### design.v
`timescale 1ns / 1ps
module valid_ready_FF #(
    parameter DATA_WIDTH = 128
)
(
    input clk,
    input reset,
    input                   i_valid,
    output                  i_ready,
    input  [DATA_WIDTH-1:0] i_data,
    output reg                  o_valid,
    input                       o_ready,
    output reg [DATA_WIDTH-1:0] o_data
);
    assign i_ready = o_ready | ~o_valid;
    always @(posedge clk) begin
        if(reset) begin
            o_valid <= 1'b0;
            o_data  <= 'd0;
        end
        else if(i_ready) begin
            o_valid <= i_valid;
            o_data  <= i_data;
        end
    end
endmodule
`timescale 1ns / 1ps
module dct_4x4 #(
    parameter PERF_OPT_ROW = 0,
    parameter PERF_OPT_COL = 0
)
(
    input clk,
    input reset,
    input          i_valid,
    output         i_ready,
    input  [255:0] i_data,
    output         o_valid,
    input          o_ready,
    output [255:0] o_data
);
    wire [127:0] i_data_128;
    wire         w_valid;
    wire         w_ready;
    wire [127:0] w_data;
    reg row_valid;
    reg col_valid;
    reg weight_valid;
    reg dct_valid;
    wire row_ready;
    wire col_ready;
    wire weight_ready;
    wire dct_ready;
    wire        [7:0] x[0:3][0:3];
    reg signed [11:0] row_out[0:3][0:3];
    reg signed [14:0] col_out[0:3][0:3];
    reg signed [19:0] weight_out[0:3][0:3];
    reg signed [15:0] dct_out[0:3][0:3];
    wire signed [5:0] coeff_A = 6'b0_00011;   
    wire signed [5:0] coeff_B = 6'b0_00101;   
    wire signed [5:0] coeff_C = 6'b0_01000;   
    genvar i,j;
    integer n, m;
    generate
        for(i=0; i<4; i=i+1) begin
            for(j=0; j<4; j=j+1) begin
                assign i_data_128[(32*i+8*j)+:8] = i_data[(64*i+16*j)+:8];
            end
        end
    endgenerate
    valid_ready_FF #(128) u_valid_ready_FF(
        clk, reset, i_valid, i_ready, i_data_128, w_valid, w_ready, w_data
    );
    generate
        for(i=0; i<4; i=i+1) begin
            for(j=0; j<4; j=j+1) begin
                assign x[i][j] = w_data[127-(32*i+8*j)-:8];
            end
        end
    endgenerate
    generate
    if(~PERF_OPT_ROW) begin
        assign w_ready = row_ready | ~row_valid;
        always @(posedge clk) begin
            if(reset) begin
                row_valid <= 'd0;
                for(n=0; n<4; n=n+1) begin
                    for(m=0; m<4; m=m+1) begin
                        row_out[n][m] <= 'd0;
                    end
                end
            end
            else if(w_ready) begin
                row_valid <= w_valid;
                row_out[0][0] <= x[0][0] + x[1][0] + x[2][0] + x[3][0];
                row_out[0][1] <= x[0][1] + x[1][1] + x[2][1] + x[3][1];
                row_out[0][2] <= x[0][2] + x[1][2] + x[2][2] + x[3][2];
                row_out[0][3] <= x[0][3] + x[1][3] + x[2][3] + x[3][3];
                row_out[1][0] <= (x[0][0]<<1) + x[1][0] - x[2][0] - (x[3][0]<<1);
                row_out[1][1] <= (x[0][1]<<1) + x[1][1] - x[2][1] - (x[3][1]<<1);
                row_out[1][2] <= (x[0][2]<<1) + x[1][2] - x[2][2] - (x[3][2]<<1);
                row_out[1][3] <= (x[0][3]<<1) + x[1][3] - x[2][3] - (x[3][3]<<1);
                row_out[2][0] <= x[0][0] - x[1][0] - x[2][0] + x[3][0];
                row_out[2][1] <= x[0][1] - x[1][1] - x[2][1] + x[3][1];
                row_out[2][2] <= x[0][2] - x[1][2] - x[2][2] + x[3][2];
                row_out[2][3] <= x[0][3] - x[1][3] - x[2][3] + x[3][3];
                row_out[3][0] <= x[0][0] - (x[1][0]<<1) + (x[2][0]<<1) - x[3][0];
                row_out[3][1] <= x[0][1] - (x[1][1]<<1) + (x[2][1]<<1) - x[3][1];
                row_out[3][2] <= x[0][2] - (x[1][2]<<1) + (x[2][2]<<1) - x[3][2];
                row_out[3][3] <= x[0][3] - (x[1][3]<<1) + (x[2][3]<<1) - x[3][3];
            end
        end
    end
    else if(PERF_OPT_ROW) begin
        assign w_ready = row_ready;
        always @(*) begin
            row_valid = w_valid;
            row_out[0][0] = x[0][0] + x[1][0] + x[2][0] + x[3][0];
            row_out[0][1] = x[0][1] + x[1][1] + x[2][1] + x[3][1];
            row_out[0][2] = x[0][2] + x[1][2] + x[2][2] + x[3][2];
            row_out[0][3] = x[0][3] + x[1][3] + x[2][3] + x[3][3];
            row_out[1][0] = (x[0][0]<<1) + x[1][0] - x[2][0] - (x[3][0]<<1);
            row_out[1][1] = (x[0][1]<<1) + x[1][1] - x[2][1] - (x[3][1]<<1);
            row_out[1][2] = (x[0][2]<<1) + x[1][2] - x[2][2] - (x[3][2]<<1);
            row_out[1][3] = (x[0][3]<<1) + x[1][3] - x[2][3] - (x[3][3]<<1);
            row_out[2][0] = x[0][0] - x[1][0] - x[2][0] + x[3][0];
            row_out[2][1] = x[0][1] - x[1][1] - x[2][1] + x[3][1];
            row_out[2][2] = x[0][2] - x[1][2] - x[2][2] + x[3][2];
            row_out[2][3] = x[0][3] - x[1][3] - x[2][3] + x[3][3];
            row_out[3][0] = x[0][0] - (x[1][0]<<1) + (x[2][0]<<1) - x[3][0];
            row_out[3][1] = x[0][1] - (x[1][1]<<1) + (x[2][1]<<1) - x[3][1];
            row_out[3][2] = x[0][2] - (x[1][2]<<1) + (x[2][2]<<1) - x[3][2];
            row_out[3][3] = x[0][3] - (x[1][3]<<1) + (x[2][3]<<1) - x[3][3];
        end
    end
    endgenerate
    generate
    if(~PERF_OPT_COL) begin
        assign row_ready = col_ready | ~col_valid;
        always @(posedge clk) begin
            if(reset) begin
                col_valid <= 'd0;
                for(n=0; n<4; n=n+1) begin
                    for(m=0; m<4; m=m+1) begin
                        col_out[n][m] <= 'd0;
                    end
                end
            end
            else if(row_ready) begin
                col_valid <= row_valid;
                col_out[0][0] <= row_out[0][0] + row_out[0][1] + row_out[0][2] + row_out[0][3];
                col_out[1][0] <= row_out[1][0] + row_out[1][1] + row_out[1][2] + row_out[1][3];
                col_out[2][0] <= row_out[2][0] + row_out[2][1] + row_out[2][2] + row_out[2][3];
                col_out[3][0] <= row_out[3][0] + row_out[3][1] + row_out[3][2] + row_out[3][3];
                col_out[0][1] <= (row_out[0][0]<<1) + row_out[0][1] - row_out[0][2] - (row_out[0][3]<<1);
                col_out[1][1] <= (row_out[1][0]<<1) + row_out[1][1] - row_out[1][2] - (row_out[1][3]<<1);
                col_out[2][1] <= (row_out[2][0]<<1) + row_out[2][1] - row_out[2][2] - (row_out[2][3]<<1);
                col_out[3][1] <= (row_out[3][0]<<1) + row_out[3][1] - row_out[3][2] - (row_out[3][3]<<1);
                col_out[0][2] <= row_out[0][0] - row_out[0][1] - row_out[0][2] + row_out[0][3];
                col_out[1][2] <= row_out[1][0] - row_out[1][1] - row_out[1][2] + row_out[1][3];
                col_out[2][2] <= row_out[2][0] - row_out[2][1] - row_out[2][2] + row_out[2][3];
                col_out[3][2] <= row_out[3][0] - row_out[3][1] - row_out[3][2] + row_out[3][3];
                col_out[0][3] <= row_out[0][0] - (row_out[0][1]<<1) + (row_out[0][2]<<1) - row_out[0][3];
                col_out[1][3] <= row_out[1][0] - (row_out[1][1]<<1) + (row_out[1][2]<<1) - row_out[1][3];
                col_out[2][3] <= row_out[2][0] - (row_out[2][1]<<1) + (row_out[2][2]<<1) - row_out[2][3];
                col_out[3][3] <= row_out[3][0] - (row_out[3][1]<<1) + (row_out[3][2]<<1) - row_out[3][3];
            end
        end
    end
    else if(PERF_OPT_COL) begin
        assign row_ready = col_ready;
        always @(*) begin
            col_valid = row_valid;
            col_out[0][0] = row_out[0][0] + row_out[0][1] + row_out[0][2] + row_out[0][3];
            col_out[1][0] = row_out[1][0] + row_out[1][1] + row_out[1][2] + row_out[1][3];
            col_out[2][0] = row_out[2][0] + row_out[2][1] + row_out[2][2] + row_out[2][3];
            col_out[3][0] = row_out[3][0] + row_out[3][1] + row_out[3][2] + row_out[3][3];
            col_out[0][1] = (row_out[0][0]<<1) + row_out[0][1] - row_out[0][2] - (row_out[0][3]<<1);
            col_out[1][1] = (row_out[1][0]<<1) + row_out[1][1] - row_out[1][2] - (row_out[1][3]<<1);
            col_out[2][1] = (row_out[2][0]<<1) + row_out[2][1] - row_out[2][2] - (row_out[2][3]<<1);
            col_out[3][1] = (row_out[3][0]<<1) + row_out[3][1] - row_out[3][2] - (row_out[3][3]<<1);
            col_out[0][2] = row_out[0][0] - row_out[0][1] - row_out[0][2] + row_out[0][3];
            col_out[1][2] = row_out[1][0] - row_out[1][1] - row_out[1][2] + row_out[1][3];
            col_out[2][2] = row_out[2][0] - row_out[2][1] - row_out[2][2] + row_out[2][3];
            col_out[3][2] = row_out[3][0] - row_out[3][1] - row_out[3][2] + row_out[3][3];
            col_out[0][3] = row_out[0][0] - (row_out[0][1]<<1) + (row_out[0][2]<<1) - row_out[0][3];
            col_out[1][3] = row_out[1][0] - (row_out[1][1]<<1) + (row_out[1][2]<<1) - row_out[1][3];
            col_out[2][3] = row_out[2][0] - (row_out[2][1]<<1) + (row_out[2][2]<<1) - row_out[2][3];
            col_out[3][3] = row_out[3][0] - (row_out[3][1]<<1) + (row_out[3][2]<<1) - row_out[3][3];
        end
    end
    endgenerate
    assign col_ready = weight_ready | ~weight_valid;
    always @(posedge clk) begin
        if(reset) begin
            weight_valid <= 'd0;
            for(n=0; n<4; n=n+1) begin
                for(m=0; m<4; m=m+1) begin
                    weight_out[n][m] <= 'd0;
                end
            end
        end
        else if(col_ready) begin
            weight_valid <= col_valid;
            weight_out[0][0] <= coeff_C * col_out[0][0];
            weight_out[0][1] <= coeff_B * col_out[0][1];
            weight_out[0][2] <= coeff_C * col_out[0][2];
            weight_out[0][3] <= coeff_B * col_out[0][3];
            weight_out[1][0] <= coeff_B * col_out[1][0];
            weight_out[1][1] <= coeff_A * col_out[1][1];
            weight_out[1][2] <= coeff_B * col_out[1][2];
            weight_out[1][3] <= coeff_A * col_out[1][3];
            weight_out[2][0] <= coeff_C * col_out[2][0];
            weight_out[2][1] <= coeff_B * col_out[2][1];
            weight_out[2][2] <= coeff_C * col_out[2][2];
            weight_out[2][3] <= coeff_B * col_out[2][3];
            weight_out[3][0] <= coeff_B * col_out[3][0];
            weight_out[3][1] <= coeff_A * col_out[3][1];
            weight_out[3][2] <= coeff_B * col_out[3][2];
            weight_out[3][3] <= coeff_A * col_out[3][3];
        end
    end
    assign dct_ready    = o_ready;
    assign weight_ready = dct_ready | ~dct_valid;
    always @(posedge clk) begin
        if(reset) begin
            dct_valid <= 'd0;
            for(n=0; n<4; n=n+1) begin
                for(m=0; m<4; m=m+1) begin
                    dct_out[n][m] <= 'd0;
                end
            end
        end
        else if(weight_ready) begin
            dct_valid <= weight_valid;
            dct_out[0][0] <= {weight_out[0][0][19], weight_out[0][0][15:5], weight_out[0][0][4:1]};
            dct_out[0][1] <= {weight_out[0][1][19], weight_out[0][1][15:5], weight_out[0][1][4:1]};
            dct_out[0][2] <= {weight_out[0][2][19], weight_out[0][2][15:5], weight_out[0][2][4:1]};
            dct_out[0][3] <= {weight_out[0][3][19], weight_out[0][3][15:5], weight_out[0][3][4:1]};
            dct_out[1][0] <= {weight_out[1][0][19], weight_out[1][0][15:5], weight_out[1][0][4:1]};
            dct_out[1][1] <= {weight_out[1][1][19], weight_out[1][1][15:5], weight_out[1][1][4:1]};
            dct_out[1][2] <= {weight_out[1][2][19], weight_out[1][2][15:5], weight_out[1][2][4:1]};
            dct_out[1][3] <= {weight_out[1][3][19], weight_out[1][3][15:5], weight_out[1][3][4:1]};
            dct_out[2][0] <= {weight_out[2][0][19], weight_out[2][0][15:5], weight_out[2][0][4:1]};
            dct_out[2][1] <= {weight_out[2][1][19], weight_out[2][1][15:5], weight_out[2][1][4:1]};
            dct_out[2][2] <= {weight_out[2][2][19], weight_out[2][2][15:5], weight_out[2][2][4:1]};
            dct_out[2][3] <= {weight_out[2][3][19], weight_out[2][3][15:5], weight_out[2][3][4:1]};
            dct_out[3][0] <= {weight_out[3][0][19], weight_out[3][0][15:5], weight_out[3][0][4:1]};
            dct_out[3][1] <= {weight_out[3][1][19], weight_out[3][1][15:5], weight_out[3][1][4:1]};
            dct_out[3][2] <= {weight_out[3][2][19], weight_out[3][2][15:5], weight_out[3][2][4:1]};
            dct_out[3][3] <= {weight_out[3][3][19], weight_out[3][3][15:5], weight_out[3][3][4:1]};
        end
    end
    assign o_valid = dct_valid;
    assign o_data = {
        dct_out[0][0], dct_out[0][1], dct_out[0][2], dct_out[0][3],
        dct_out[1][0], dct_out[1][1], dct_out[1][2], dct_out[1][3],
        dct_out[2][0], dct_out[2][1], dct_out[2][2], dct_out[2][3],
        dct_out[3][0], dct_out[3][1], dct_out[3][2], dct_out[3][3]
    };
endmodule
`timescale 1ns / 1ps
module dct_4x4_core (
    input          clk,
    input          reset,
    input          i_valid,
    output         i_ready,
    input  [255:0] i_data,
    output         o_valid,
    input          o_ready,
    output [255:0] o_data
);
    dct_4x4 #(
        .PERF_OPT_ROW(1),
        .PERF_OPT_COL(1)
    ) u_dct_4x4 (
        .clk    (clk),
        .reset  (reset),
        .i_valid(i_valid),
        .i_ready(i_ready),
        .i_data (i_data),
        .o_valid(o_valid),
        .o_ready(o_ready),
        .o_data (o_data)
    );
endmodule
### run.sh
#!/bin/bash
# the make line also repeats each setting of config.mk as NAME=value (left out here)
make -C /OpenROAD-flow-scripts/flow DESIGN_CONFIG=/design/flow/config.mk WORK_HOME=/design/flow/orfs CLKGATE_MAP_FILE= finish
### config.mk
export PLATFORM = sky130hd
export DESIGN_NAME = dct_4x4_core
export DESIGN_NICKNAME = dct_4x4_core
export VERILOG_FILES = /design/flow/design.v
export SDC_FILE = /design/flow/constraint.sdc
export NUM_CORES = 4
export LEC_CHECK = 0
export CAP_MARGIN = 20
export CELL_PAD_IN_SITES_DETAIL_PLACEMENT = 1
export CELL_PAD_IN_SITES_GLOBAL_PLACEMENT = 1
export CORE_MARGIN = 3
export CORE_UTILIZATION = 40
export CTS_CLUSTER_DIAMETER = 385
export MIN_ROUTING_LAYER = met2
export PLACE_DENSITY_LB_ADDON = 0.07
export SLEW_MARGIN = 25
### constraint.sdc
create_clock -name core_clock -period 7.11 [get_ports {clk}]
set_input_delay 1.4220 -clock core_clock [delete_from_list [all_inputs] [get_ports {clk}]]
set_output_delay 1.4220 -clock core_clock [all_outputs]
set_load 0.01 [all_outputs]
==> flow_summary.ini, run 1 <==
; implementation run metrics
[run_status]
run_status = complete, no violations

[synth]
netlist_area_mm2 = 0.0763
synthArstFlopShare_pct = 0
ys_sh_adder_pct = 27.5
synthesis.instances = 9079
enable_flop_cells = 0
synth.cellmix.xorXnorShare_pct = 5.52
synth-compound-area-share_pct = 18.2
synth.yosys.warnings = 6
synth.most_common_cell = sky130_fd_sc_hd__nand2_1
synth_area_leader_cell = sky130_fd_sc_hd__dfxtp_1
area_leaders = sky130_fd_sc_hd__dfxtp_1 27%, sky130_fd_sc_hd__ha_1 16%, sky130_fd_sc_hd__fa_1 12%
yosys.cell_types.count = 85
ys.flop_type = sky130_fd_sc_hd__dfxtp_1
synthMuxAreaShare_pct = 0.293
ys_seq_share_pct = 27.4
yosys-dominant-comb-family = adder cells
yosys-stat-area_mm2 = 0.0763
netlist.area_leader.share_pct = 27.4
yosys_register_bits = 1046
yosys-top-cells-count = 1779 x sky130_fd_sc_hd__nand2_1, 1183 x sky130_fd_sc_hd__a21oi_1, 1046 x sky130_fd_sc_hd__dfxtp_1
synthSimpleGateAreaFrac_pct = 15.8
mean_area_per_synthesized_cell_um2 = 8.41
ys_cells = 9079

[sta]
max_freq_ghz = 0.186
hold_violations = 0
finalWorstPathRequiredPeriod_ns = 5.37
setup_tns_ns = 0
max-slew-margin-rel_pct = 19.9
min_period_over_period_pct = 75.5
transition_time_at_the_pin_with_the_least_slew_margin_ns = 1.19
unrepaired_setup_endpoints_after_global_routing = false
setup-violations-final = 0
final_setup_skew_ns = 0.109
timing_max_transition_violations_final = 0

[worst_setup_path]
start_kind = flop
worstPathCellList = fa_1 -> inv_1 -> ha_1 -> or2_1 -> fa_1 -> a21o_1 -> a21oi_1 -> o21a_1 -> nor3_1 -> a2111oi_1 -> a21oi_1 -> xor2_1 -> ha_1 -> nand2_1 -> nor2_1 -> nor2_1 -> nand3b_1 -> o211ai_1 -> o21ai_0 -> nor3_1
worst-setup-path-type = flop to flop
critical_path_destination = u_dct_4x4.col_out[6][14]$_SDFFE_PP0P_
worstSetupStartpoint = u_dct_4x4.row_out[6][0]$_SDFFE_PP0P_
path_depth = 20
regToRegSetupSlack_ns = 1.74
length_in_cells_of_the_worst_reg_to_reg_path = 20
worst-path-max-fanout = 7
crit_arrival_ns = 6.14
endpoint_of_the_worst_register_to_register_path = u_dct_4x4.col_out[6][14]$_SDFFE_PP0P_
critical_path.reg2reg.startpoint = u_dct_4x4.row_out[6][0]$_SDFFE_PP0P_
critical_path.max_stage_delay_ns = 0.66
timing.critical_path.max_delay_family = AND-OR/OR-AND gates
worst-endpoint-required_ns = 7.88
setup.worst_path.end_class = flop
cp.buffers_inverters = 1
slowest_stage = sky130_fd_sc_hd__fa_1

[global_routing]
met3_capacity_usage_during_global_routing_pct = 61.7
grt_pass1_wl_um = 418000
globalRouteMet1Util_pct = 0
busiest_layer = met3
track_usage_pct = 41.7
grt_antenna_before_repair = 6
grt_overflow_total = 0
pin_count_of_the_biggest_net_entering_global_routing = 168
vias_in_the_first_global_route = 103110
met2_usage_pct = 44.6

[detailed_routing]
final_antenna_net_count = 0
drt-wirelength-per-cell_um = 23.7
finalWirelength_um = 282000
drc = 0
dr_total_vias = 91113
detail_route.iter0.violations = 10884
pre_repair_dr_iteration_count = 8
via_per_inst = 7.65

[clock_tree]
numCtsBuffers = 120
h-tree-depth = 3
cts_setup_buffers = 0
clock_latency_ns = 0.86
root_buffer = sky130_fd_sc_hd__clkbuf_16
cts_tree = done
clkSinkCount = 1046
ctsLongestPathBuffers = 3
clkSlewWorstSetupHoldPaths_ns = 0.07
count_of_instances_resized_after_the_clock_tree_is_built = 0
cts_hold_buffers = 0

[die]
top_level_ports = 518
num_rows = 159
floorplan.initialDensity_pct = 40.4
placeable_area_mm2 = 0.189
die_height_um = 443
die_x_um = 443
chipArea_mm2 = 0.196

[placed_design]
gpl.final_weighted_congestion = 1.01
port_buffers = 380
placed_area_mm2 = 0.0824
dpl_wire_length_um = 217000

[job]
warning_count = 306
max_cap_viol_count = 0

[layout]
fillerInstances = 22271
design.final.nets = 10947
final_instance_area_mm2 = 0.0868
area.growth.synth_to_final_pct = 13.8

[min_path]
timing.hold.worst.class = flop to flop
critical_hold_path_startpoint = u_dct_4x4.col_out[10][0]$_SDFFE_PP0P_
hold-path-cell-count = 2
holdPathEnd = u_dct_4x4.weight_out[10][3]$_SDFFE_PP0P_
-- final cells by class --
cell class | instances | area, um2 | area share, %
Clock inverter | 47 | 801 | 0.922
Clock buffer | 170 | 3530 | 4.07
Inverter | 655 | 2460 | 2.84
Tap cell | 2495 | 3120 | 3.59
Timing Repair Buffer | 440 | 4380 | 5.04
Antenna cell | 40 | 100 | 0.115
Multi-Input combinational cell | 7013 | 51500 | 59.3
Sequential cell | 1046 | 20900 | 24.1
-- per-layer routing --
layer | vias up | share of wire, %
met5 | - | 2.1
met4 | 154 | 5.6
li1 | 31179 | -
met2 | 25960 | 47
met1 | 32222 | 0
met3 | 1598 | 46
-- stage by stage --
stage	worst slack [ns]	hold WS [ns]	instances	utilization [%]
finish	1.74	0.430	11906	46.0
global route	1.58	0.459	11879	46.0
CTS	1.94	0.427	11865	45.9
detailed placement	1.92	0.440	11648	43.6
global placement	1.99	0.433	11648	43.6
floorplan	2.78	0.415	9087	-
==> run 2: changes to the inputs <==
CELL_PAD_IN_SITES_DETAIL_PLACEMENT = not set   (was 1)
CELL_PAD_IN_SITES_GLOBAL_PLACEMENT = not set   (was 1)
CORE_MARGIN = 2   (was 3)
CORE_UTILIZATION = 72   (was 40)
CTS_CLUSTER_DIAMETER = 351   (was 385)
CTS_CLUSTER_SIZE = 95   (was not set)
MIN_ROUTING_LAYER = not set   (was met2)
PLACE_DENSITY_LB_ADDON = 0.09   (was 0.07)
SLEW_MARGIN = 20   (was 25)
clock period = 3.19 ns   (was 7.11 ns; I/O delays follow)
==> run 2 against run 1 <==
  * The run now fails in global routing (5_1_grt)
  * Synthesized cell count unchanged
  * Die size decreased by 45%
  * Synthesized area did not move
==> flow_summary.ini, run 2 <==
; flow metrics
[clock_tree]
h-tree-depth = 1
root_buffer = sky130_fd_sc_hd__clkbuf_16
clkSinkCount = 1046
ctsLongestPathBuffers = 3
numCtsBuffers = 15

[synth]
ys_cells = 9079
yosys_register_bits = 1046
synth_area_leader_cell = sky130_fd_sc_hd__dfxtp_1
mean_area_per_synthesized_cell_um2 = 8.41
yosys.cell_types.count = 85
synth.most_common_cell = sky130_fd_sc_hd__nand2_1
area_leaders = sky130_fd_sc_hd__dfxtp_1 27%, sky130_fd_sc_hd__ha_1 16%, sky130_fd_sc_hd__fa_1 12%
yosys-dominant-comb-family = adder cells
netlist_area_mm2 = 0.0763
ys.flop_type = sky130_fd_sc_hd__dfxtp_1
synth.cellmix.xorXnorShare_pct = 5.52
synth.yosys.warnings = 6
enable_flop_cells = 0
synthSimpleGateAreaFrac_pct = 15.8
netlist.area_leader.share_pct = 27.4
synth-compound-area-share_pct = 18.2
synthArstFlopShare_pct = 0
synthMuxAreaShare_pct = 0.293
ys_sh_adder_pct = 27.5
ys_seq_share_pct = 27.4
yosys-stat-area_mm2 = 0.0763
yosys-top-cells-count = 1779 x sky130_fd_sc_hd__nand2_1, 1183 x sky130_fd_sc_hd__a21oi_1, 1046 x sky130_fd_sc_hd__dfxtp_1
synthesis.instances = 9079

[global_routing]
track_usage_pct = 105
grt_overflow_total = 7885

[die]
die_x_um = 330
die_height_um = 330
floorplan.initialDensity_pct = 72.5
num_rows = 119
top_level_ports = 518
placeable_area_mm2 = 0.105
chipArea_mm2 = 0.109

[placed_design]
gpl.final_weighted_congestion = 1.06
dpl_wire_length_um = 199000
cell_count_post_placement = 11691
dpl_worst_slack_ns = -0.930
port_buffers = 380

[run_status]
flow.first_error = [ERROR GRT-0232] Routing congestion too high. Check the congestion heatmap in the GUI.
run_status = did not finish
stop_stage = global routing (5_1_grt)
[run 2: per-layer routing]
layer | overflow | GRT usage (%)
met1 | 636 | 96.4
met2 | 4829 | 121
met3 | 623 | 93.5
met4 | 1738 | 114
met5 | 59 | 81.2
[run 2: through the flow]
step,instance area (um2)
4_1_cts,96900
3_5_place_dp,90800
3_3_place_gp,90800
2_1_floorplan,77200
[run 2: what timing repair did]
action                     4_1_cts
hold buffers                     0
pin swaps                      680
setup endpoints to repair      263
buffers inserted               205
resized                       1011
==> run 3: changes to the inputs <==
CORE_UTILIZATION = 40   (was 72)
CTS_CLUSTER_DIAMETER = not set   (was 351)
CTS_CLUSTER_SIZE = not set   (was 95)
GPL_ROUTABILITY_DRIVEN = 0   (was not set)
PLACE_DENSITY = 0.6   (was not set)
PLACE_DENSITY_LB_ADDON = not set   (was 0.09)
clock period = 6.7 ns   (was 3.19 ns; I/O delays follow)
==> run 3 against run 2 <==
  * The run now finishes clean
  * Synthesized area unchanged
  * Synthesized cell count stayed put
  * Die size rose by 79%
==> flow_summary.ini, run 3 <==
; implementation run metrics
[min_path]
timing.hold.worst.class = flop to flop
hold-path-cell-count = 2
critical_hold_path_startpoint = u_dct_4x4.weight_out[7][1]$_SDFFE_PP0P_
holdPathEnd = u_dct_4x4.dct_out[7][0]$_SDFFE_PP0P_

[synth]
synthArstFlopShare_pct = 0
ys.flop_type = sky130_fd_sc_hd__dfxtp_1
synth.most_common_cell = sky130_fd_sc_hd__nand2_1
enable_flop_cells = 0
synthSimpleGateAreaFrac_pct = 15.8
mean_area_per_synthesized_cell_um2 = 8.41
yosys-top-cells-count = 1779 x sky130_fd_sc_hd__nand2_1, 1183 x sky130_fd_sc_hd__a21oi_1, 1046 x sky130_fd_sc_hd__dfxtp_1
ys_seq_share_pct = 27.4
synth.cellmix.xorXnorShare_pct = 5.52
synth_area_leader_cell = sky130_fd_sc_hd__dfxtp_1
yosys_register_bits = 1046
synth.yosys.warnings = 6
yosys.cell_types.count = 85
yosys-dominant-comb-family = adder cells
netlist.area_leader.share_pct = 27.4
area_leaders = sky130_fd_sc_hd__dfxtp_1 27%, sky130_fd_sc_hd__ha_1 16%, sky130_fd_sc_hd__fa_1 12%
synthesis.instances = 9079
netlist_area_mm2 = 0.0763
synth-compound-area-share_pct = 18.2
synthMuxAreaShare_pct = 0.293
ys_sh_adder_pct = 27.5
yosys-stat-area_mm2 = 0.0763
ys_cells = 9079

[worst_setup_path]
crit_arrival_ns = 5.73
length_in_cells_of_the_worst_reg_to_reg_path = 17
path_depth = 17
worst-path-max-fanout = 7
critical_path.reg2reg.startpoint = u_dct_4x4.row_out[14][0]$_SDFFE_PP0P_
worstPathCellList = fa_1 -> inv_1 -> ha_1 -> or2_2 -> fa_1 -> a21o_1 -> a21oi_1 -> o21a_1 -> nor3_1 -> a2111oi_1 -> a21oi_1 -> xor2_1 -> ha_1 -> nor2b_1 -> nor4b_1 -> o221ai_1 -> nand2_1
worstSetupStartpoint = u_dct_4x4.row_out[14][0]$_SDFFE_PP0P_
endpoint_of_the_worst_register_to_register_path = u_dct_4x4.col_out[14][14]$_SDFFE_PP0P_
worst-setup-path-type = flop to flop
timing.critical_path.max_delay_family = AND-OR/OR-AND gates
cp.buffers_inverters = 1
worst-endpoint-required_ns = 7.40
regToRegSetupSlack_ns = 1.66
slowest_stage = sky130_fd_sc_hd__fa_1
setup.worst_path.end_class = flop
critical_path_destination = u_dct_4x4.col_out[14][14]$_SDFFE_PP0P_
start_kind = flop
critical_path.max_stage_delay_ns = 0.69

[clock_tree]
clock_latency_ns = 0.81
cts_hold_buffers = 0
numCtsBuffers = 115
clkSlewWorstSetupHoldPaths_ns = 0.06
h-tree-depth = 3
count_of_instances_resized_after_the_clock_tree_is_built = 0
cts_tree = done
ctsLongestPathBuffers = 3
root_buffer = sky130_fd_sc_hd__clkbuf_16
clkSinkCount = 1046
cts_setup_buffers = 0

[die]
die_height_um = 441
die_x_um = 441
floorplan.initialDensity_pct = 40.2
num_rows = 160
top_level_ports = 518
chipArea_mm2 = 0.194
placeable_area_mm2 = 0.190

[global_routing]
grt_pass1_wl_um = 359000
grt_overflow_total = 0
globalRouteMet1Util_pct = 35.4
vias_in_the_first_global_route = 61388
grt_antenna_before_repair = 7
pin_count_of_the_biggest_net_entering_global_routing = 199
busiest_layer = met1
met2_usage_pct = 34.4
met3_capacity_usage_during_global_routing_pct = 3.25
track_usage_pct = 23.5

[detailed_routing]
drc = 0
pre_repair_dr_iteration_count = 6
finalWirelength_um = 233000
drt-wirelength-per-cell_um = 19.6
detail_route.antenna_diodes = 0
via_per_inst = 5.41
final_antenna_net_count = 0
dr_total_vias = 64168
detail_route.iter0.violations = 4556

[sta]
min_period_over_period_pct = 75.2
finalWorstPathRequiredPeriod_ns = 5.04
transition_time_at_the_pin_with_the_least_slew_margin_ns = 1.12
max-slew-margin-rel_pct = 25.1
max_freq_ghz = 0.199
setup_tns_ns = 0
setup-violations-final = 0
holdWs_ns = 0.438
unrepaired_setup_endpoints_after_global_routing = false
timing_max_transition_violations_final = 0
final.setup.worst_slack_ns = 1.66
hold_violations = 0
final_setup_skew_ns = 0.0765

[placed_design]
dpl_wire_length_um = 187000
cell_count_post_placement = 11656
port_buffers = 380
dpl_worst_slack_ns = 1.69

[layout]
area.growth.synth_to_final_pct = 13.1
final-instance-count-excl-fill = 11860
design.final.nets = 10933

[run_status]
run_status = complete, no violations

[job]
warning_count = 285
max_cap_viol_count = 0
## run 3: cell type report
cell class / instances / area, um2
sequential: 1046 / 20900
inverter: 655 / 2460
timing repair buffer: 431 / 4330
multi-input combinational: 7013 / 51500
fill: 18622 / 104000
clock buffer: 156 / 3290
clock inverter: 48 / 697
tap: 2511 / 3140
## run 3: per-layer routing
| layer | vias to the layer above | part of all wire, % |
|---|---|---|
| met1 | 30776 | 50 |
| met3 | 281 | 6.2 |
| li1 | 31434 | - |
| met4 | 2 | 2.9 |
| met2 | 1675 | 41 |
| met5 | - | 0.0056 |
## run 3: per-stage QoR
step                      utilization [%]  area (um2)
after floorplan                         -       76400
after global placement               43.4       82400
after detailed placement             43.4       82400
after CTS                            45.4       86300
after global routing                 45.4       86300
final                                45.4       86300
==> run 4: changes to the inputs <==
CELL_PAD_IN_SITES_DETAIL_PLACEMENT = 2   (was not set)
CELL_PAD_IN_SITES_GLOBAL_PLACEMENT = 2   (was not set)
CORE_ASPECT_RATIO = 1.38   (was not set)
CORE_MARGIN = 8   (was 2)
CORE_UTILIZATION = 36   (was 40)
CTS_CLUSTER_DIAMETER = 385   (was not set)
GPL_ROUTABILITY_DRIVEN = 1   (was 0)
MIN_ROUTING_LAYER = met2   (was not set)
PLACE_DENSITY = not set   (was 0.6)
PLACE_DENSITY_LB_ADDON = 0.25   (was not set)
SLEW_MARGIN = 25   (was 20)
TNS_END_PERCENT = 25   (was not set)
clock period = 7.11 ns   (was 6.7 ns; I/O delays follow)
==> run 4 against run 3 <==
  * Still clean
  * Critical path depth decreased by 1
  * Register-to-register slack better by 0.07 ns
  * Die size grew 17%
  * Design area grew 0.45%
  * Global-route usage is 15 points higher
  * Clock skew fell by 0.032 ns
  * Cell count up 2.7%
  * Synthesized area did not move
  * Non-clock buffer count is 14 higher
==> flow_summary.ini, run 4 <==
; implementation run metrics
[run_status]
run_status = complete, no violations

[clock_tree]
cts_hold_buffers = 0
clkSinkCount = 1046
cts_setup_buffers = 0
ctsLongestPathBuffers = 3
clock_latency_ns = 0.79
clkSlewWorstSetupHoldPaths_ns = 0.07
root_buffer = sky130_fd_sc_hd__clkbuf_16
h-tree-depth = 3
cts_tree = done
count_of_instances_resized_after_the_clock_tree_is_built = 0
numCtsBuffers = 113

[layout]
ff_latch_area_mm2 = 0.0209
fillerInstances = 23484
design.final.nets = 10945
area.growth.synth_to_final_pct = 13.6
layout.core_utilization_pct = 41.1
logic_area_mm2 = 0.0515

[detailed_routing]
pre_repair_dr_iteration_count = 15
detail_route.iter0.violations = 10979
drt-wirelength-per-cell_um = 24.8
final_antenna_net_count = 0
dr_total_vias = 91967
finalWirelength_um = 302000
via_per_inst = 7.55
drc = 0

[worst_setup_path]
worst-endpoint-required_ns = 7.83
critical_path.reg2reg.startpoint = u_dct_4x4.row_out[13][0]$_SDFFE_PP0P_
worstPathCellList = fa_1 -> ha_1 -> or2_2 -> fa_1 -> a21o_1 -> a21oi_1 -> o21a_1 -> nor3_1 -> a2111oi_1 -> a21oi_1 -> xor2_1 -> ha_1 -> nor2b_1 -> nor4b_1 -> o221ai_1 -> nand2_1
setup.worst_path.end_class = flop
crit_arrival_ns = 6.09
regToRegSetupSlack_ns = 1.74
critical_path.max_stage_delay_ns = 0.70
cp.buffers_inverters = 0
length_in_cells_of_the_worst_reg_to_reg_path = 16
start_kind = flop
path_depth = 16
worstSetupStartpoint = u_dct_4x4.row_out[13][0]$_SDFFE_PP0P_
endpoint_of_the_worst_register_to_register_path = u_dct_4x4.col_out[14][14]$_SDFFE_PP0P_
slowest_stage = sky130_fd_sc_hd__a2111oi_1
worst-setup-path-type = flop to flop
critical_path_destination = u_dct_4x4.col_out[14][14]$_SDFFE_PP0P_
timing.critical_path.max_delay_family = AND-OR/OR-AND gates
worst-path-max-fanout = 7

[synth]
ys_seq_share_pct = 27.4
synth.yosys.warnings = 6
ys.flop_type = sky130_fd_sc_hd__dfxtp_1
synth.most_common_cell = sky130_fd_sc_hd__nand2_1
yosys_register_bits = 1046
synth-compound-area-share_pct = 18.2
netlist_area_mm2 = 0.0763
yosys-dominant-comb-family = adder cells
yosys.cell_types.count = 85
ys_sh_adder_pct = 27.5
synth_area_leader_cell = sky130_fd_sc_hd__dfxtp_1
netlist.area_leader.share_pct = 27.4
mean_area_per_synthesized_cell_um2 = 8.41
synthMuxAreaShare_pct = 0.293
synth.cellmix.xorXnorShare_pct = 5.52
ys_cells = 9079
enable_flop_cells = 0
synthesis.instances = 9079
yosys-top-cells-count = 1779 x sky130_fd_sc_hd__nand2_1, 1183 x sky130_fd_sc_hd__a21oi_1, 1046 x sky130_fd_sc_hd__dfxtp_1
area_leaders = sky130_fd_sc_hd__dfxtp_1 27%, sky130_fd_sc_hd__ha_1 16%, sky130_fd_sc_hd__fa_1 12%
synthSimpleGateAreaFrac_pct = 15.8
synthArstFlopShare_pct = 0
yosys-stat-area_mm2 = 0.0763

[job]
warning_count = 285
max_cap_viol_count = 0

[global_routing]
track_usage_pct = 38.7
met2_usage_pct = 47.1
met3_capacity_usage_during_global_routing_pct = 53.1
globalRouteMet1Util_pct = 0
grt_pass1_wl_um = 457000
busiest_layer = met3
pin_count_of_the_biggest_net_entering_global_routing = 212
grt_overflow_total = 0
grt_antenna_before_repair = 3
vias_in_the_first_global_route = 109226

[sta]
min_period_over_period_pct = 75.6
final.setup.worst_slack_ns = 1.74
timing_max_transition_violations_final = 0
final_setup_skew_ns = 0.0448
transition_time_at_the_pin_with_the_least_slew_margin_ns = 1.11
unrepaired_setup_endpoints_after_global_routing = false
setup_tns_ns = 0
setup-violations-final = 0
finalWorstPathRequiredPeriod_ns = 5.37
hold_violations = 0
max_freq_ghz = 0.186
max-slew-margin-rel_pct = 25.4
holdWs_ns = 0.451

[min_path]
hold-path-cell-count = 2
critical_hold_path_startpoint = u_dct_4x4.dct_out[12][2]$_SDFFE_PP0P_
timing.hold.worst.class = flop to flop
holdPathEnd = u_dct_4x4.dct_out[12][2]$_SDFFE_PP0P_

[placed_design]
gpl.final_weighted_congestion = 0.989
dpl_wire_length_um = 234000
port_buffers = 380
dpl_worst_slack_ns = 1.84

[die]
top_level_ports = 518
die_x_um = 408
chipArea_mm2 = 0.227
placeable_area_mm2 = 0.211
die_height_um = 557
floorplan.initialDensity_pct = 36.2
num_rows = 198
## run 4: area by class of cell
cell class	instances	area share, %
inverter	655	2.84
tap	2800	4.04
timing repair buffer	445	5.06
clock inverter	55	0.863
multi-input combinational	7013	59.4
antenna	22	0.0635
sequential	1046	24.1
clock buffer	144	3.58
## run 4: routing by layer
layer  wire, um  share of wire, %  up-vias
li1           -                 -    31142
met1          0                 0    32192
met2     157000                52    26985
met3     127000                42     1562
met4      16000               5.3       86
met5       2860              0.95        -
## run 4: stage by stage
stage | area, um2 | std cells
floorplan | 76400 | 9087
global placement | 82800 | 11958
detailed placement | 82800 | 11958
CTS | 86600 | 12157
global route | 86700 | 12158
finish | 86700 | 12180
==> run 5: changes to the inputs <==
ABC_AREA = 1   (was not set)
CELL_PAD_IN_SITES_DETAIL_PLACEMENT = not set   (was 2)
CELL_PAD_IN_SITES_GLOBAL_PLACEMENT = not set   (was 2)
CORE_ASPECT_RATIO = not set   (was 1.38)
CORE_MARGIN = 2   (was 8)
CORE_UTILIZATION = 71   (was 36)
CTS_CLUSTER_DIAMETER = 103   (was 385)
GPL_ROUTABILITY_DRIVEN = not set   (was 1)
MAX_ROUTING_LAYER = met4   (was not set)
MIN_ROUTING_LAYER = not set   (was met2)
PLACE_DENSITY_LB_ADDON = 0.05   (was 0.25)
SETUP_SLACK_MARGIN = 0.94   (was not set)
SLEW_MARGIN = 20   (was 25)
TNS_END_PERCENT = not set   (was 25)
clock period = 3.15 ns   (was 7.11 ns; I/O delays follow)
==> run 5 against run 4 <==
  * The run now fails in global routing (5_1_grt)
  * Synthesized area rose by 6.5%
  * Die size fell by 48%
  * Synthesized cell count rose by 21%
==> flow_summary.ini, run 5 <==
; flow metrics
[synth]
yosys_register_bits = 1046
synth_area_leader_cell = sky130_fd_sc_hd__dfxtp_1
yosys-top-cells-count = 1689 x sky130_fd_sc_hd__nand2_1, 1639 x sky130_fd_sc_hd__inv_1, 1196 x sky130_fd_sc_hd__a21oi_1
synth.cellmix.xorXnorShare_pct = 3.86
netlist.area_leader.share_pct = 25.7
synthSimpleGateAreaFrac_pct = 18.9
ys.flop_type = sky130_fd_sc_hd__dfxtp_1
synth-compound-area-share_pct = 16.2
netlist_area_mm2 = 0.0813
ys_cells = 10977
synthMuxAreaShare_pct = 0
yosys-stat-area_mm2 = 0.0813
ys_sh_adder_pct = 25.8
synthesis.instances = 10977
yosys.cell_types.count = 50
synthArstFlopShare_pct = 0
enable_flop_cells = 0
synth.most_common_cell = sky130_fd_sc_hd__nand2_1
synth.yosys.warnings = 6
area_leaders = sky130_fd_sc_hd__dfxtp_1 26%, sky130_fd_sc_hd__ha_1 15%, sky130_fd_sc_hd__fa_1 11%
ys_seq_share_pct = 25.7
mean_area_per_synthesized_cell_um2 = 7.41
yosys-dominant-comb-family = adder cells

[clock_tree]
root_buffer = sky130_fd_sc_hd__clkbuf_16
h-tree-depth = 3
cts_hold_buffers = 0
numCtsBuffers = 107
ctsLongestPathBuffers = 3
clkSinkCount = 1046

[placed_design]
port_buffers = 380
dpl_worst_slack_ns = -0.645
cell_count_post_placement = 13835
dpl_wire_length_um = 225000
gpl.final_weighted_congestion = 1.10

[die]
floorplan.initialDensity_pct = 71.3
die_height_um = 342
top_level_ports = 518
placeable_area_mm2 = 0.114
num_rows = 124
chipArea_mm2 = 0.117
die_x_um = 342

[global_routing]
track_usage_pct = 83.8
grt_overflow_total = 1058

[run_status]
flow.first_error = [ERROR GRT-0116] Global routing finished with congestion. Check the congestion regions in the DRC Viewer.
stop_stage = global routing (5_1_grt)
run_status = did not finish
run 5: what timing repair did:
| action | 4_1_cts |
|---|---|
| resized | 1261 |
| pin swaps | 673 |
| setup endpoints to repair | 709 |
| buffers inserted | 122 |
run 5: stage by stage:
step                      cell area (um2)  utilization, %
after CTS                          108000            94.7
after global placement              97900            85.8
after floorplan                     83400               -
after detailed placement            97900            85.8
run 5: per-layer routing:
layer  overflow  global-route usage, %
met1         82                   83.3
met5          -                      -
met4        271                   78.4
met3        147                   70.9
met2        558                   96.5
==> run 6: changes to the inputs <==
ABC_AREA = not set   (was 1)
CORE_ASPECT_RATIO = 0.5   (was not set)
CORE_UTILIZATION = 72   (was 71)
CTS_CLUSTER_DIAMETER = 351   (was 103)
CTS_CLUSTER_SIZE = 95   (was not set)
MAX_ROUTING_LAYER = not set   (was met4)
PLACE_DENSITY = 0.41   (was not set)
PLACE_DENSITY_LB_ADDON = not set   (was 0.05)
SETUP_SLACK_MARGIN = not set   (was 0.94)
clock period = 3.3 ns   (was 3.15 ns; I/O delays follow)
==> run 6 against run 5 <==
  * The run again fails in global routing (5_1_grt)
  * Die size down 7.2%
  * Synthesized cell count down 17%
  * Synthesized area down 6.1%
==> flow_summary.ini, run 6 <==
; flow metrics
[synth]
synthesis.instances = 9079
ys_seq_share_pct = 27.4
enable_flop_cells = 0
synth-compound-area-share_pct = 18.2
synth_area_leader_cell = sky130_fd_sc_hd__dfxtp_1
synth.yosys.warnings = 6
ys.flop_type = sky130_fd_sc_hd__dfxtp_1
area_leaders = sky130_fd_sc_hd__dfxtp_1 27%, sky130_fd_sc_hd__ha_1 16%, sky130_fd_sc_hd__fa_1 12%
mean_area_per_synthesized_cell_um2 = 8.41
netlist.area_leader.share_pct = 27.4
synthMuxAreaShare_pct = 0.293
synth.most_common_cell = sky130_fd_sc_hd__nand2_1
yosys-stat-area_mm2 = 0.0763
synthSimpleGateAreaFrac_pct = 15.8
ys_sh_adder_pct = 27.5
yosys_register_bits = 1046
synthArstFlopShare_pct = 0
yosys-dominant-comb-family = adder cells
synth.cellmix.xorXnorShare_pct = 5.52
yosys-top-cells-count = 1779 x sky130_fd_sc_hd__nand2_1, 1183 x sky130_fd_sc_hd__a21oi_1, 1046 x sky130_fd_sc_hd__dfxtp_1
ys_cells = 9079
netlist_area_mm2 = 0.0763
yosys.cell_types.count = 85

[die]
die_x_um = 465
floorplan.initialDensity_pct = 72.6
top_level_ports = 518
num_rows = 84
placeable_area_mm2 = 0.105
chipArea_mm2 = 0.109
die_height_um = 234

[placed_design]
dpl_wire_length_um = 216000
gpl.final_weighted_congestion = 1.13
port_buffers = 380

[run_status]
run_status = did not finish
stop_stage = global routing (5_1_grt)
flow.first_error = [ERROR GRT-0228] Horizontal edge usage exceeds the maximum allowed. (16, 5) usage=65535 limit=3200

[clock_tree]
h-tree-depth = 1
ctsLongestPathBuffers = 3
numCtsBuffers = 15
root_buffer = sky130_fd_sc_hd__clkbuf_16
clkSinkCount = 1046
cts_hold_buffers = 0
run 6: repair_timing:
| action | CTS |
|---|---|
| endpoints found under the hold margin | 0 |
| gates resized | 1083 |
| buffers inserted | 187 |
| endpoints found under the setup margin | 252 |
| pin swaps | 628 |
run 6: metrics by stage:
step,setup WS (ns),std cells,instance area [um2],hold WS [ns]
floorplan,-0.608,9087,76900,0.423
global placement,-0.782,11754,90700,0.434
detailed placement,-0.798,11754,90700,0.442
CTS,-0.822,11929,97200,0.372
==> run 7: changes to the inputs <==
CORE_ASPECT_RATIO = not set   (was 0.5)
CORE_MARGIN = 3   (was 2)
CORE_UTILIZATION = 40   (was 72)
CTS_CLUSTER_DIAMETER = 385   (was 351)
CTS_CLUSTER_SIZE = not set   (was 95)
MIN_ROUTING_LAYER = met2   (was not set)
PLACE_DENSITY = not set   (was 0.41)
SLEW_MARGIN = 25   (was 20)
clock period = 7.11 ns   (was 3.3 ns; I/O delays follow)
==> run 7 against run 6 <==
  * Die size increased by 80%
  * Synthesized area stayed put
  * The run now finishes clean
  * Synthesized cell count did not move
==> flow_summary.ini, run 7 <==
; implementation run metrics
[synth]
synth-compound-area-share_pct = 18.2
yosys.cell_types.count = 85
ys_seq_share_pct = 27.4
netlist.area_leader.share_pct = 27.4
netlist_area_mm2 = 0.0763
synthArstFlopShare_pct = 0
yosys_register_bits = 1046
synthMuxAreaShare_pct = 0.293
synthesis.instances = 9079
ys_cells = 9079
synth_area_leader_cell = sky130_fd_sc_hd__dfxtp_1
yosys-top-cells-count = 1779 x sky130_fd_sc_hd__nand2_1, 1183 x sky130_fd_sc_hd__a21oi_1, 1046 x sky130_fd_sc_hd__dfxtp_1
mean_area_per_synthesized_cell_um2 = 8.41
enable_flop_cells = 0
ys_sh_adder_pct = 27.5
synth.cellmix.xorXnorShare_pct = 5.52
yosys-dominant-comb-family = adder cells
yosys-stat-area_mm2 = 0.0763
ys.flop_type = sky130_fd_sc_hd__dfxtp_1
area_leaders = sky130_fd_sc_hd__dfxtp_1 27%, sky130_fd_sc_hd__ha_1 16%, sky130_fd_sc_hd__fa_1 12%
synth.most_common_cell = sky130_fd_sc_hd__nand2_1
synthSimpleGateAreaFrac_pct = 15.8
synth.yosys.warnings = 6

[layout]
fillerInstances = 18753
ff_latch_area_mm2 = 0.0209
area.growth.synth_to_final_pct = 13.5
final-instance-count-excl-fill = 11896
final_instance_area_mm2 = 0.0867
design.final.nets = 10940
logic_area_mm2 = 0.0515
layout.core_utilization_pct = 45.9

[sta]
hold_violations = 0
setup-violations-final = 0
setup_tns_ns = 0
min_period_over_period_pct = 75.0
timing_max_transition_violations_final = 0
holdWs_ns = 0.431
max-slew-margin-rel_pct = 14.3
final_setup_skew_ns = 0.0451
max_freq_ghz = 0.188
transition_time_at_the_pin_with_the_least_slew_margin_ns = 1.28
unrepaired_setup_endpoints_after_global_routing = false
finalWorstPathRequiredPeriod_ns = 5.33
final.setup.worst_slack_ns = 1.78

[clock_tree]
clock_latency_ns = 0.82
cts_setup_buffers = 0
cts_hold_buffers = 0
count_of_instances_resized_after_the_clock_tree_is_built = 0
cts_tree = done
root_buffer = sky130_fd_sc_hd__clkbuf_16
clkSlewWorstSetupHoldPaths_ns = 0.07
numCtsBuffers = 120
clkSinkCount = 1046
ctsLongestPathBuffers = 3
h-tree-depth = 3

[worst_setup_path]
cp.buffers_inverters = 1
length_in_cells_of_the_worst_reg_to_reg_path = 20
worst-endpoint-required_ns = 7.83
crit_arrival_ns = 6.05
setup.worst_path.end_class = flop
worstPathCellList = fa_1 -> inv_1 -> ha_1 -> or2_1 -> fa_1 -> a21o_1 -> a21oi_1 -> o21a_1 -> nor3_1 -> a2111oi_1 -> a21oi_1 -> xor2_1 -> ha_1 -> nand2_1 -> nor2_1 -> nor2_1 -> nand3b_1 -> o211ai_1 -> o21ai_0 -> nor3_1
regToRegSetupSlack_ns = 1.78
worst-path-max-fanout = 7
start_kind = flop
endpoint_of_the_worst_register_to_register_path = u_dct_4x4.col_out[6][14]$_SDFFE_PP0P_
worstSetupStartpoint = u_dct_4x4.row_out[6][0]$_SDFFE_PP0P_
critical_path.max_stage_delay_ns = 0.66
worst-setup-path-type = flop to flop
critical_path.reg2reg.startpoint = u_dct_4x4.row_out[6][0]$_SDFFE_PP0P_
slowest_stage = sky130_fd_sc_hd__fa_1
path_depth = 20
critical_path_destination = u_dct_4x4.col_out[6][14]$_SDFFE_PP0P_
timing.critical_path.max_delay_family = AND-OR/OR-AND gates

[die]
placeable_area_mm2 = 0.189
num_rows = 159
chipArea_mm2 = 0.196
die_x_um = 443
floorplan.initialDensity_pct = 40.4
top_level_ports = 518
die_height_um = 443

[global_routing]
globalRouteMet1Util_pct = 0
met3_capacity_usage_during_global_routing_pct = 57.2
grt_overflow_total = 0
grt_antenna_before_repair = 11
vias_in_the_first_global_route = 98765
pin_count_of_the_biggest_net_entering_global_routing = 181
grt_pass1_wl_um = 387000
met2_usage_pct = 40.4
track_usage_pct = 38.4
busiest_layer = met3

[placed_design]
dpl_worst_slack_ns = 2.01
port_buffers = 380
dpl_wire_length_um = 199000
placed_area_mm2 = 0.0824
gpl.final_weighted_congestion = 1.03
cell_count_post_placement = 11641

[min_path]
hold-path-cell-count = 2
critical_hold_path_startpoint = u_dct_4x4.col_out[8][7]$_SDFFE_PP0P_
timing.hold.worst.class = flop to flop
holdPathEnd = u_dct_4x4.weight_out[8][10]$_SDFFE_PP0P_

[detailed_routing]
detail_route.iter0.violations = 12289
drt-wirelength-per-cell_um = 21.8
pre_repair_dr_iteration_count = 44
finalWirelength_um = 260000
dr_total_vias = 90315
via_per_inst = 7.59
final_antenna_net_count = 0
drc = 0

[job]
max_cap_viol_count = 0
warning_count = 319

[run_status]
run_status = complete, no violations
[run 7: metal layers]
metal,up-vias,share of wire [%]
met5,-,2.2
met4,168,6.2
met3,1881,46
met2,24855,46
met1,32236,0
li1,31175,-
[run 7: area by class of cell]
| class | count | share of cell area (%) |
|---|---|---|
| Multi-Input combinational cell | 7013 | 59.4 |
| Clock inverter | 57 | 0.751 |
| Timing Repair Buffer | 433 | 5.08 |
| Clock buffer | 164 | 4.03 |
| Sequential cell | 1046 | 24.2 |
| Tap cell | 2495 | 3.60 |
| Antenna cell | 33 | 0.0953 |
| Inverter | 655 | 2.84 |
==> run 8: changes to the inputs <==
CELL_PAD_IN_SITES_DETAIL_PLACEMENT = 2   (was not set)
CORE_MARGIN = 2   (was 3)
CORE_UTILIZATION = 32   (was 40)
CTS_CLUSTER_DIAMETER = not set   (was 385)
MIN_ROUTING_LAYER = met1   (was met2)
PLACE_DENSITY_LB_ADDON = 0.07   (was not set)
SETUP_SLACK_MARGIN = 0.96   (was not set)
SLEW_MARGIN = 20   (was 25)
TNS_END_PERCENT = 75   (was not set)
clock period = 3.71 ns   (was 7.11 ns; I/O delays follow)
==> run 8 against run 7 <==
  * The layout now fails its checks (setup timing)
  * Sequential share of layout area fell by 3.6 points
  * First-iteration DRC count down 73%
  * Non-clock buffer count rose by 908
  * Register-to-register slack lost 2.3 ns
  * Largest cell class unchanged
==> flow_summary.ini, run 8 <==
; implementation run metrics
[synth]
netlist_area_mm2 = 0.0763
synthSimpleGateAreaFrac_pct = 15.8
mean_area_per_synthesized_cell_um2 = 8.41
synth.most_common_cell = sky130_fd_sc_hd__nand2_1
ys_cells = 9079
synthArstFlopShare_pct = 0
yosys_register_bits = 1046
ys_seq_share_pct = 27.4
area_leaders = sky130_fd_sc_hd__dfxtp_1 27%, sky130_fd_sc_hd__ha_1 16%, sky130_fd_sc_hd__fa_1 12%
synthMuxAreaShare_pct = 0.293
ys_sh_adder_pct = 27.5
synth.cellmix.xorXnorShare_pct = 5.52
synth_area_leader_cell = sky130_fd_sc_hd__dfxtp_1
yosys-dominant-comb-family = adder cells
synth-compound-area-share_pct = 18.2
yosys.cell_types.count = 85
yosys-stat-area_mm2 = 0.0763
synth.yosys.warnings = 6
ys.flop_type = sky130_fd_sc_hd__dfxtp_1
enable_flop_cells = 0
yosys-top-cells-count = 1779 x sky130_fd_sc_hd__nand2_1, 1183 x sky130_fd_sc_hd__a21oi_1, 1046 x sky130_fd_sc_hd__dfxtp_1
netlist.area_leader.share_pct = 27.4
synthesis.instances = 9079

[worst_setup_path]
critPathMostFrequentCell = sky130_fd_sc_hd__xor2_1
path_depth = 19
worst-endpoint-required_ns = 4.38
worstPathCellList = fa_1 -> inv_1 -> ha_2 -> or2_4 -> fa_2 -> a21o_1 -> a21oi_4 -> o21a_1 -> nor3_2 -> a2111oi_4 -> a21oi_2 -> xor2_1 -> ha_1 -> buf_4 -> nand3_2 -> nor2_1 -> a221oi_2 -> xor2_1 -> o21ai_1
cp.buffers_inverters = 2
crit_arrival_ns = 4.91
critical_path_destination = u_dct_4x4.col_out[6][13]$_SDFFE_PP0P_
slowest_stage = sky130_fd_sc_hd__fa_1
worstSetupStartpoint = u_dct_4x4.row_out[4][0]$_SDFFE_PP0P_
start_kind = flop
regToRegSetupSlack_ns = -0.53
endpoint_of_the_worst_register_to_register_path = u_dct_4x4.col_out[6][13]$_SDFFE_PP0P_
timing.critical_path.max_delay_family = adder cells
setup.worst_path.end_class = flop
worst-path-max-fanout = 4
critical_path.reg2reg.startpoint = u_dct_4x4.row_out[4][0]$_SDFFE_PP0P_
worst-setup-path-type = flop to flop
length_in_cells_of_the_worst_reg_to_reg_path = 19
critical_path.max_stage_delay_ns = 0.59

[die]
floorplan.initialDensity_pct = 32.1
die_x_um = 492
die_height_um = 492
placeable_area_mm2 = 0.238
chipArea_mm2 = 0.242
top_level_ports = 518
num_rows = 179

[clock_tree]
ctsLongestPathBuffers = 3
cts_tree = done
h-tree-depth = 4
numCtsBuffers = 135
clock_latency_ns = 0.82
root_buffer = sky130_fd_sc_hd__clkbuf_16
clkSinkCount = 1046
clkSlewWorstSetupHoldPaths_ns = 0.06

[layout]
design.final.nets = 11863
final_instance_area_mm2 = 0.103
layout.core_utilization_pct = 43.3
area.growth.synth_to_final_pct = 34.7

[sta]
unrepaired_setup_endpoints_after_global_routing = true
timing_max_transition_violations_final = 0
final_setup_skew_ns = 0.0457
final.setup.worst_slack_ns = -0.532
hold_violations = 0
transition_time_at_the_pin_with_the_least_slew_margin_ns = 0.992
min_period_over_period_pct = 114
holdWs_ns = 0.346
max_freq_ghz = 0.236
finalWorstPathRequiredPeriod_ns = 4.24
max-slew-margin-rel_pct = 33.9
setup-violations-final = 56

[detailed_routing]
dr_total_vias = 70743
drc = 0
detail_route.iter0.violations = 3372
final_antenna_net_count = 0
finalWirelength_um = 328000
pre_repair_dr_iteration_count = 5
drt-wirelength-per-cell_um = 24.4
via_per_inst = 5.25

[placed_design]
dpl_worst_slack_ns = -0.599
port_buffers = 380
placed_area_mm2 = 0.0897
gpl.final_weighted_congestion = 0.898
dpl_wire_length_um = 249000

[global_routing]
track_usage_pct = 25.3
vias_in_the_first_global_route = 75778
grt_overflow_total = 0
grt_pass1_wl_um = 476000
pin_count_of_the_biggest_net_entering_global_routing = 196
grt_antenna_before_repair = 10

[min_path]
timing.hold.worst.class = input pin to flop
hold-path-cell-count = 2
critical_hold_path_startpoint = reset
holdPathEnd = u_dct_4x4.u_valid_ready_FF.o_data[98]$_SDFFE_PP0P_

[run_status]
run_status = finished with violations
violations = setup timing

[job]
max_cap_viol_count = 0
warning_count = 294
==> run 8: layout make-up <==
class	count	area [um2]
fillers	25393	135000
multi-input cells	7013	58700
flip-flops and latches	1046	21200
repair buffers	1341	12000
clock buffers	194	4010
well taps	3167	3960
inverters	655	2550
clock inverters	48	514
diodes	3	7.51
==> run 8: repair_timing <==
action / CTS / global route
setup buffers: 113 / 137
pin swaps: 434 / 551
endpoints found under the hold margin: 0 / 0
resized: 571 / 849
setup endpoints to repair: 379 / 421
hold buffers: 0 / 0
==> run 8: through the flow <==
step | instances | setup TNS [ns]
after floorplan | 9087 | -0.708
after global placement | 12972 | -6.19
after detailed placement | 12972 | -13.21
after CTS | 13327 | -8.59
after global routing | 13466 | -24.03
final | 13467 | -11.27
==> run 8: layer usage <==
layer  part of all wire, %  GRT usage (%)  vias to the layer above  wire [um]
li1                      -              -                    33206          -
met1                    49           37.0                    36010     161000
met2                    44           39.6                     1149     146000
met3                   3.5           2.66                      372      11400
met4                   3.0           6.26                        6       9860
met5                 0.012              0                        -         40
==> run 9: changes to the inputs <==
CELL_PAD_IN_SITES_DETAIL_PLACEMENT = not set   (was 2)
CORE_ASPECT_RATIO = 0.85   (was not set)
CORE_UTILIZATION = 72   (was 32)
CTS_CLUSTER_DIAMETER = 363   (was not set)
CTS_CLUSTER_SIZE = 25   (was not set)
MIN_ROUTING_LAYER = not set   (was met1)
PLACE_DENSITY_LB_ADDON = not set   (was 0.07)
SETUP_SLACK_MARGIN = -0.28   (was 0.96)
TNS_END_PERCENT = not set   (was 75)
clock period = 3.79 ns   (was 3.71 ns; I/O delays follow)
==> run 9 against run 8 <==
  * Still fails the layout checks on setup timing
  * First-iteration DRC count rose to 2.6 times the previous value
  * Flip-flop count unchanged
  * Register-to-register slack better by 0.08 ns
  * Synthesized area unchanged
  * Sequential share of layout area up 3.4 points
  * Via count down 0.76%
  * Critical endpoint is now u_dct_4x4.col_out[14][12]$_SDFFE_PP0P_
  * Die size down 55%
  * Hold slack better by 0.11 ns
  * Critical path type unchanged
==> flow_summary.ini, run 9 <==
; implementation run metrics
[run_status]
run_status = finished with violations
violations = setup timing

[global_routing]
pin_count_of_the_biggest_net_entering_global_routing = 230
track_usage_pct = 43.5
grt_antenna_before_repair = 7
grt_overflow_total = 0
vias_in_the_first_global_route = 66725
grt_pass1_wl_um = 374000

[clock_tree]
clkSinkCount = 1046
numCtsBuffers = 47
ctsLongestPathBuffers = 3
root_buffer = sky130_fd_sc_hd__clkbuf_16
cts_tree = done
clkSlewWorstSetupHoldPaths_ns = 0.12
clock_latency_ns = 0.71
h-tree-depth = 2
cts_hold_buffers = 0

[min_path]
holdPathEnd = u_dct_4x4.col_out[0][12]$_SDFFE_PP0P_
critical_hold_path_startpoint = u_dct_4x4.col_out[0][12]$_SDFFE_PP0P_
hold-path-cell-count = 2
timing.hold.worst.class = flop to flop

[sta]
holdWs_ns = 0.453
final.setup.worst_slack_ns = -0.455
finalWorstPathRequiredPeriod_ns = 4.25
max-slew-margin-rel_pct = 18.6
final_setup_skew_ns = 0.0402
transition_time_at_the_pin_with_the_least_slew_margin_ns = 1.22
timing_max_transition_violations_final = 0
setup_tns_ns = -8.76
hold_violations = 0
setup-violations-final = 82
min_period_over_period_pct = 112
max_freq_ghz = 0.236
unrepaired_setup_endpoints_after_global_routing = true

[detailed_routing]
wl_met3_um = 29700
final_antenna_net_count = 0
finalWirelength_um = 243000
pre_repair_dr_iteration_count = 28
dr_wl_met2_um = 101000
route.top_layer_used = met5
drt-wirelength-per-cell_um = 21.9
via_per_inst = 6.32
drc = 0
detail_route.iter0.violations = 8621
drt-met1-wl_um = 102000
dr_total_vias = 70204

[worst_setup_path]
worst-endpoint-required_ns = 4.44
regToRegSetupSlack_ns = -0.46
critical_path.max_stage_delay_ns = 0.63
crit_arrival_ns = 4.90
timing.critical_path.max_delay_family = adder cells
slowest_stage = sky130_fd_sc_hd__fa_2
critical_path_destination = u_dct_4x4.col_out[14][12]$_SDFFE_PP0P_
worst-setup-path-type = flop to flop
start_kind = flop
critical_path.reg2reg.startpoint = u_dct_4x4.row_out[14][0]$_SDFFE_PP0P_
cp.buffers_inverters = 1
critPathMostFrequentCell = sky130_fd_sc_hd__fa_2
endpoint_of_the_worst_register_to_register_path = u_dct_4x4.col_out[14][12]$_SDFFE_PP0P_
setup.worst_path.end_class = flop
worst-path-max-fanout = 3
length_in_cells_of_the_worst_reg_to_reg_path = 15
worstSetupStartpoint = u_dct_4x4.row_out[14][0]$_SDFFE_PP0P_
worstPathCellList = fa_2 -> inv_2 -> ha_4 -> or2_4 -> fa_2 -> a21o_1 -> a21oi_2 -> o21a_1 -> nor3_2 -> a2111oi_4 -> xnor2_1 -> ha_1 -> nand4_1 -> or4_1 -> nand3_1
path_depth = 15

[placed_design]
gpl.final_weighted_congestion = 1.03
port_buffers = 380
dpl_worst_slack_ns = -0.488
dpl_wire_length_um = 193000
cell_count_post_placement = 11041
placed_area_mm2 = 0.0849

[synth]
synth.most_common_cell = sky130_fd_sc_hd__nand2_1
mean_area_per_synthesized_cell_um2 = 8.41
area_leaders = sky130_fd_sc_hd__dfxtp_1 27%, sky130_fd_sc_hd__ha_1 16%, sky130_fd_sc_hd__fa_1 12%
synth.cellmix.xorXnorShare_pct = 5.52
ys_cells = 9079
synth.yosys.warnings = 6
yosys-stat-area_mm2 = 0.0763
yosys.cell_types.count = 85
synthesis.instances = 9079
ys.flop_type = sky130_fd_sc_hd__dfxtp_1
netlist_area_mm2 = 0.0763
synth_area_leader_cell = sky130_fd_sc_hd__dfxtp_1
ys_seq_share_pct = 27.4
synthMuxAreaShare_pct = 0.293
synthArstFlopShare_pct = 0
synth-compound-area-share_pct = 18.2
yosys-dominant-comb-family = adder cells
yosys_register_bits = 1046
ys_sh_adder_pct = 27.5
synthSimpleGateAreaFrac_pct = 15.8
yosys-top-cells-count = 1779 x sky130_fd_sc_hd__nand2_1, 1183 x sky130_fd_sc_hd__a21oi_1, 1046 x sky130_fd_sc_hd__dfxtp_1
netlist.area_leader.share_pct = 27.4
enable_flop_cells = 0

[layout]
layout.core_utilization_pct = 82.7
final_instance_area_mm2 = 0.0873
area.growth.synth_to_final_pct = 14.3
final-instance-count-excl-fill = 11107
design.final.nets = 11374
fillerInstances = 6409

[die]
placeable_area_mm2 = 0.106
num_rows = 110
die_height_um = 304
top_level_ports = 518
die_x_um = 357
floorplan.initialDensity_pct = 72.3
chipArea_mm2 = 0.109

[job]
max_cap_viol_count = 0
warning_count = 301
run 9: layout make-up:
cell class	count	area [um2]	share of cell area (%)
multi-input combinational	7013	52400	60.1
tap	1400	1750	2.01
timing repair buffer	940	8390	9.61
inverter	655	2460	2.82
sequential	1046	21000	24.0
antenna	2	5.00	0.00573
clock inverter	3	80.1	0.0917
clock buffer	48	1200	1.38
run 9: metal layers:
layer,GRT usage [%],vias to the layer above
met5,0,-
met4,16.4,6
li1,-,32159
met1,63.0,33485
met3,9.94,575
met2,63.2,3979
run 9: what timing repair did:
item / 4_1_cts / 5_1_grt
setup endpoints to repair: 29 / 89
buffers inserted: 9 / 23
resized: 40 / 214
pin swaps: 48 / 153
